==> inputs of v24 <==
==> flow/design.v <==
module multiplier #(parameter width_p="inv")
  ( input      [width_p-1:0] a_i
  , input      [width_p-1:0] b_i
  , output [(2*width_p)-1:0] c_o
  );
  assign c_o = a_i * b_i;
endmodule
module chip_top
  ( input          clk_i
  , input          reset_i
  , input          v_i
  , input  [31:0]  a_i
  , input  [31:0]  b_i
  , output         v_o
  , output [63:0]  c_o
  );
  reg        v_r, v_o_r;
  reg [31:0] a_r, b_r;
  reg [63:0] c_r;
  wire [63:0] c_n;
  multiplier #(.width_p(32)) MULT
    (.a_i(a_r)
    ,.b_i(b_r)
    ,.c_o(c_n)
    );
  always @(posedge clk_i) begin
    if (reset_i) begin
      v_r   <= 1'b0;
      v_o_r <= 1'b0;
    end else begin
      v_r   <= v_i;
      v_o_r <= v_r;
    end
    a_r <= a_i;
    b_r <= b_i;
    c_r <= c_n;
  end
  assign v_o = v_o_r;
  assign c_o = c_r;
endmodule
==> flow/run.sh <==
#!/bin/bash
# the make line also repeats each setting of config.mk as NAME=value (left out here)
make -C /OpenROAD-flow-scripts/flow DESIGN_CONFIG=/design/flow/config.mk WORK_HOME=/design/flow/orfs CLKGATE_MAP_FILE= finish
==> flow/config.mk <==
export PLATFORM = sky130hd
export DESIGN_NAME = chip_top
export DESIGN_NICKNAME = chip_top
export VERILOG_FILES = /design/flow/design.v
export SDC_FILE = /design/flow/constraint.sdc
export NUM_CORES = 4
export LEC_CHECK = 0
export CAP_MARGIN = 30
export CELL_PAD_IN_SITES_DETAIL_PLACEMENT = 1
export CELL_PAD_IN_SITES_GLOBAL_PLACEMENT = 2
export CORE_ASPECT_RATIO = 1.09
export CORE_MARGIN = 3
export CORE_UTILIZATION = 35
export CTS_CLUSTER_DIAMETER = 175
export CTS_CLUSTER_SIZE = 48
export GPL_TIMING_DRIVEN = 0
export HOLD_SLACK_MARGIN = 0.12
export MAX_ROUTING_LAYER = met5
export MIN_ROUTING_LAYER = met1
export PLACE_DENSITY = 0.37
export SLEW_MARGIN = 10
export TNS_END_PERCENT = 35
==> flow/constraint.sdc <==
create_clock -name core_clock -period 6.79 [get_ports {clk_i}]
set_input_delay 1.3580 -clock core_clock [delete_from_list [all_inputs] [get_ports {clk_i}]]
set_output_delay 1.3580 -clock core_clock [all_outputs]
set_load 0.01 [all_outputs]
==> v32 (differences from v24) <==
CAP_MARGIN = 20   (was 30)
CELL_PAD_IN_SITES_DETAIL_PLACEMENT = default   (was 1)
CELL_PAD_IN_SITES_GLOBAL_PLACEMENT = default   (was 2)
CORE_ASPECT_RATIO = default   (was 1.09)
CORE_MARGIN = 2   (was 3)
CORE_UTILIZATION = 65   (was 35)
CTS_CLUSTER_DIAMETER = default   (was 175)
CTS_CLUSTER_SIZE = 45   (was 48)
GPL_TIMING_DRIVEN = default   (was 0)
HOLD_SLACK_MARGIN = default   (was 0.12)
MAX_ROUTING_LAYER = default   (was met5)
MIN_ROUTING_LAYER = default   (was met1)
PLACE_DENSITY = default   (was 0.37)
PLACE_DENSITY_LB_ADDON = 0.0   (was default)
SLEW_MARGIN = 20   (was 10)
TNS_END_PERCENT = default   (was 35)
==> flow/constraint.sdc (replaced) <==
create_clock -name core_clock -period 4.04 [get_ports {clk_i}]
set_input_delay 0.8080 -clock core_clock [delete_from_list [all_inputs] [get_ports {clk_i}]]
set_output_delay 0.8080 -clock core_clock [all_outputs]
set_load 0.01 [all_outputs]
==> qor summary <==
Result of the run: v32 failed layout checks; v24 failed layout checks
Reasons for failing layout checks: v32 negative setup slack; v24 negative setup slack
M1 WL: v32 36300 µm; v24 61500 µm
Uppermost signal routing layer after detailed routing: v32 met5; v24 met4
Sequential share of cell area: v32 0.0601; v24 0.0632
Via/cell ratio: v32 5.67; v24 5.01
RePlAce Congestion: v32 0.975; v24 0.942
Maximum number of pins on one net before global-route repair: v32 25; v24 17
Final routed wire length divided by cell count: v32 21.9 µm; v24 28.7 µm
First-pass GRT wire length: v32 171000 µm; v24 225000 µm
Data required time at the worst endpoint: v32 4430 ps; v24 7210 ps
Logic area: v32 31000 µm²; v24 30100 µm²
Cells after DPL: v32 4921; v24 5335
Startpoint of the worst register-to-register path: v32 b_r[4]; v24 b_r[19]
Slowest cell on the critical path: v32 sky130_fd_sc_hd__fa_1; v24 sky130_fd_sc_hd__fa_2
Worst slack, placed: v32 -3380 ps; v24 -3050 ps
Area delta synth->final: v32 25.8%; v24 20.8%
Non-clock buffer share of cell area: v32 0.146; v24 0.114
Fin cells: v32 5033; v24 5435
Shortest clock period the worst path allows after layout: v32 7280 ps; v24 7580 ps

========
==> run a <==
// chip_top: RTL as listed in full above, without the edits since
make LEC_CHECK=0 ABC_AREA=1 CAP_MARGIN=20 CORE_ASPECT_RATIO=1.31 CORE_MARGIN=2 CORE_UTILIZATION=32 CTS_CLUSTER_DIAMETER=301 CTS_CLUSTER_SIZE=96 SLEW_MARGIN=0 TNS_END_PERCENT=25 finish   # period 7.5 ns
run.sh (not shown) runs the stock make flow with config.mk's settings and CLKGATE_MAP_FILE=.
==> inputs of run b, as changes to run a <==
ABC_AREA = default   (was 1)
CELL_PAD_IN_SITES_DETAIL_PLACEMENT = 1   (was default)
CORE_ASPECT_RATIO = default   (was 1.31)
CORE_MARGIN = 9   (was 2)
CORE_UTILIZATION = 64   (was 32)
CTS_CLUSTER_DIAMETER = 233   (was 301)
CTS_CLUSTER_SIZE = 14   (was 96)
GPL_TIMING_DRIVEN = 0   (was default)
HOLD_SLACK_MARGIN = 0.29   (was default)
MIN_ROUTING_LAYER = met2   (was default)
PLACE_DENSITY_LB_ADDON = 0.07   (was default)
SLEW_MARGIN = 20   (was 0)
TNS_END_PERCENT = 65   (was 25)
==> results <==
X dimension of the die: run a 308 um; run b 255 um
Number of cells produced by synthesis: run a 5089; run b 3824
Leading cell type by number of instances after synthesis: run a sky130_fd_sc_hd__inv_1; run b sky130_fd_sc_hd__fa_1
Area leader share: run a 46.4%; run b 50.0%
Nets at Floorplan: run a 6315; run b 5050
Result of the run: run a complete, no violations; run b stopped before the end
Last stage reached: run a -; run b clock tree synthesis
XOR/XNOR Fraction of Synth Area: run a 0.815%; run b 1.51%
Post-synthesis chip area from yosys: run a 38700 sq um; run b 35900 sq um
Basic Gates by Area: run a 18.0%; run b 16.8%
Netlist area before placement: run a 38700 sq um; run b 35900 sq um
DP Wirelength: run a 96300 um; run b 144000 um
Total number of placement rows: run a 146; run b 86
RePlAce Congestion: run a 0.915; run b 1.29

========
==> inputs of job 616 <==
Starts from the design.v that is shown in full above.
make LEC_CHECK=0 CAP_MARGIN=30 CORE_MARGIN=2 CORE_UTILIZATION=70 CTS_CLUSTER_DIAMETER=332 CTS_CLUSTER_SIZE=32 HOLD_SLACK_MARGIN=0.12 MAX_ROUTING_LAYER=met4 MIN_ROUTING_LAYER=met1 PLACE_DENSITY_LB_ADDON=0.28 SETUP_SLACK_MARGIN=2.17 SLEW_MARGIN=20 finish   # period 8.77 ns
==> job 1278: changes against job 616 <==
==> flow/config.mk (replaced) <==
export PLATFORM = sky130hd
export DESIGN_NAME = chip_top
export DESIGN_NICKNAME = chip_top
export VERILOG_FILES = /design/flow/design.v
export SDC_FILE = /design/flow/constraint.sdc
export NUM_CORES = 4
export LEC_CHECK = 0
export CAP_MARGIN = 20
export CORE_MARGIN = 2
export CORE_UTILIZATION = 25
export SLEW_MARGIN = 20
==> flow/constraint.sdc (replaced) <==
create_clock -name core_clock -period 7.35 [get_ports {clk_i}]
set_input_delay 1.4700 -clock core_clock [delete_from_list [all_inputs] [get_ports {clk_i}]]
set_output_delay 1.4700 -clock core_clock [all_outputs]
set_load 0.01 [all_outputs]
==> comparison <==
Job 1278 produced a layout that fails on negative setup slack. Job 616 finished with timing, DRC and antenna clean.
Sequential share of layout area: job 1278 is lower than job 616 (0.73 points).
Between job 1278 and job 616, the lower routed wire length is in job 1278 (gap 7.9%, measured against job 616).
In synthesized cell count, job 616 and job 1278 do not differ.
Critical path depth: job 1278 is higher than job 616 (4).
In job 1278 the clock skew is higher than in job 616, by 0.0013 ns.
==> figures <==
| metric | job 1278 | job 616 |
|---|---|---|
| Result of the run | complete, but fails checks | no timing/DRC/antenna violations |
| Reasons for failing layout checks | negative setup slack | - |
| Data buffer area share | 13.3% | 9.32% |
| Seq. cell area | 2700 um^2 | 2800 um^2 |
| Cell count along the critical path | 27 | 23 |
| Pin slew with the least headroom to its limit | 0.833 ns | 0.915 ns |
| Worst setup slack before clock tree synthesis | -0.760 ns | 0.494 ns |
| M2 GR Usage | 25.1% | 70.0% |
| Clock-pin slew reported for the worst setup and hold paths after clock tree synthesis | 0.07 ns | 0.08 ns |
| Worst setup skew after layout | 0.0246 ns | 0.0233 ns |
| Reg-to-reg setup timing slack | -0.03 ns | 1.27 ns |
| Post-placement cell area | 42,200 um^2 | 38,000 um^2 |

========
==> zinc: inputs <==
// chip_top: RTL as listed in full above, without the edits since
Settings: LEC_CHECK=0, CAP_MARGIN=20, CORE_MARGIN=2, CORE_UTILIZATION=65, HOLD_SLACK_MARGIN=0.3, SETUP_SLACK_MARGIN=-0.2, SLEW_MARGIN=20, TNS_END_PERCENT=40; clock period 6.19 ns.
==> garnet: changes against zinc <==
CORE_UTILIZATION = 67   (was 65)
CTS_CLUSTER_SIZE = 89   (was unset)
HOLD_SLACK_MARGIN = unset   (was 0.3)
SETUP_SLACK_MARGIN = 1.22   (was -0.2)
TNS_END_PERCENT = unset   (was 40)
==> flow/constraint.sdc (replaced) <==
create_clock -name core_clock -period 6.99 [get_ports {clk_i}]
set_input_delay 1.3980 -clock core_clock [delete_from_list [all_inputs] [get_ports {clk_i}]]
set_output_delay 1.3980 -clock core_clock [all_outputs]
set_load 0.01 [all_outputs]
==> results <==
metric	garnet	zinc
Final std cells w/o fill	4909	4980
Worst slew pin tran	0.734 ns	0.466 ns
Post-route minimum period	7.32 ns	7.33 ns
Timing-limited maximum frequency	0.137 GHz	0.136 GHz
Combinational cell area excluding buffers and inverters	30400 sq um	30200 sq um
CP max stage delay	0.58 ns	0.65 ns
Number of setup violations in the final report	32	47
Status	finished with violations	finished with violations
Layout check failures	setup timing	setup timing
Chip Area	55400 sq um	57100 sq um
Init Core Util	68.0%	65.4%
Routing usage on met3	7.02%	7.22%
Part of the cycle the worst path needs	105%	118%
Number of gates given a new drive strength after cts	337	173
Post-CTS setup repair buffer count	69	39
Count of clock buffers in the final design	19	21
Maximum fanout count along the critical path	4	10
Clock-cell share	1.42%	1.57%
Total length of routed met2 wires	54400 microns	54000 microns
Layout overhead on the synthesized area	21.0%	21.7%

========
==> run D: inputs <==
RTL: the design.v shown in full above, as it stands there.
Settings: LEC_CHECK=0, CAP_MARGIN=20, CORE_MARGIN=2, CORE_UTILIZATION=72, CTS_CLUSTER_DIAMETER=205, CTS_CLUSTER_SIZE=95, SETUP_SLACK_MARGIN=1.21, SLEW_MARGIN=20, TNS_END_PERCENT=5; clock period 5.62 ns.
==> run K: changes against run D <==
Settings changed: CTS_CLUSTER_DIAMETER 205 to unset, CTS_CLUSTER_SIZE 95 to unset, PLACE_DENSITY set to 0.67, SETUP_SLACK_MARGIN 1.21 to unset, TNS_END_PERCENT 5 to unset.
==> flow/constraint.sdc (replaced) <==
create_clock -name core_clock -period 4.08 [get_ports {clk_i}]
set_input_delay 0.8160 -clock core_clock [delete_from_list [all_inputs] [get_ports {clk_i}]]
set_output_delay 0.8160 -clock core_clock [all_outputs]
set_load 0.01 [all_outputs]
==> run H: changes against run D <==
Settings changed: ABC_AREA set to 1, CTS_CLUSTER_DIAMETER 205 to 330, CTS_CLUSTER_SIZE 95 to 97, PLACE_DENSITY set to 0.41, SETUP_SLACK_MARGIN 1.21 to 1.01, TNS_END_PERCENT 5 to 10.
==> flow/constraint.sdc (replaced) <==
create_clock -name core_clock -period 3.47 [get_ports {clk_i}]
set_input_delay 0.6940 -clock core_clock [delete_from_list [all_inputs] [get_ports {clk_i}]]
set_output_delay 0.6940 -clock core_clock [all_outputs]
set_load 0.01 [all_outputs]
==> comparison table <==
Setup Total Neg Slack: run D -64540 ps; run H -172280 ps; run K -
Yosys Instances: run D 3824; run H 5089; run K 3824
Fraction of area in multi-input gates: run D 69.9%; run H 65.0%; run K -
FFs & Latches: run D 130; run H 130; run K -
Worst slack after detailed placement: run D -1980 ps; run H -3140 ps; run K -3430 ps
Number of standard-cell rows in the floorplan: run D 81; run H 84; run K 81
Total length of routed met3 wires: run D 10600 µm; run H 17100 µm; run K -
Critical path launch point type: run D register; run H register; run K -
Depth of the worst register-to-register path: run D 23; run H 28; run K -
Post-route design area: run D 0.0429 mm²; run H 0.0469 mm²; run K -
Result of the run: run D finished with violations; run H finished with violations; run K aborted with a tool error
Stage where the flow stopped: run D -; run H -; run K 5_1_grt
Reasons for failing layout checks: run D setup timing; run H setup timing; run K -
Final core utilization: run D 87.5%; run H 88.7%; run K -
Rel. slew slack: run D 51.3%; run H 77.8%; run K -
Area growth from synthesis to final layout: run D 19.7%; run H 21.2%; run K -

========
==> inputs of v37 <==
Starts from the design.v that is shown in full above.
clock: 7.5 ns
lec_check: 0
abc_area: 1
cap_margin: 0
core_aspect_ratio: 0.5
core_margin: 2
core_utilization: 47
cts_cluster_diameter: 235
cts_cluster_size: 96
slew_margin: 10
tns_end_percent: 25
==> v28: changes against v37 <==
Settings changed: CAP_MARGIN 0 to 20, CORE_ASPECT_RATIO 0.5 to unset, CORE_UTILIZATION 47 to 72, PLACE_DENSITY_LB_ADDON set to 0.24, SLEW_MARGIN 10 to 0.
==> results_slide.txt <==
Synthesis and Place & Route Summary

Detailed routing
  • DR WL/cell: 17.55 um
  • Routed WL: just over 100 mm
  • Met3 WL: approximately 8.5 mm

Placed design
  • Setup WS pre-CTS: approximately 0.38 ns
  • Final GP Congestion: just under 1

Critical path
  • Crit-path cells: buf_4 -> nand2_1 -> inv_1 -> fa_1 -> fa_1 -> fa_1 -> inv_1 -> fa_1 -> inv_1 -> fa_1 -> fa_1 -> fa_1 -> fa_1 -> ha_1 -> nand2_1 -> inv_1 -> nand2_1 -> nand2_1 -> a21oi_1 -> nand3_1 -> nand2_1 -> nand3_1 -> nand2_1 -> nand2_1
  • CP Capture Point: c_r[56]$_DFF_P_

Clock network
  • Latency at later pin: 0.51 ns

Outcome
  • Status: finished clean
the above is filed under v28

==> results_slide.txt <==
Synthesis and Place & Route Summary

Outcome
  • Status: finished clean

Critical path
  • Crit path DRT: 7.97 ns
  • Largest stage delay on the critical path: 0.84 ns
  • CP Capture Point: c_r[27]$_DFF_P_
  • Crit-path cells: buf_4 -> nand2_1 -> fa_1 -> inv_1 -> fa_1 -> inv_1 -> fa_1 -> fa_1 -> fa_1 -> inv_1 -> fa_1 -> fa_1 -> fa_1 -> ha_1 -> nand2_1 -> nor2_1 -> nand2_1 -> nor2_1 -> nand2_1 -> nand3_1 -> xor2_1 -> buf_4
  • CP top delay family: adder cells

Clock network
  • Latency at later pin: 0.54 ns

Placed design
  • Setup WS pre-CTS: 0.2247 ns

Detailed routing
  • DR WL/cell: 18.34 um
  • Routed WL: 115.2 mm
  • Met3 WL: between 10 and 15 mm
the above is filed under v37

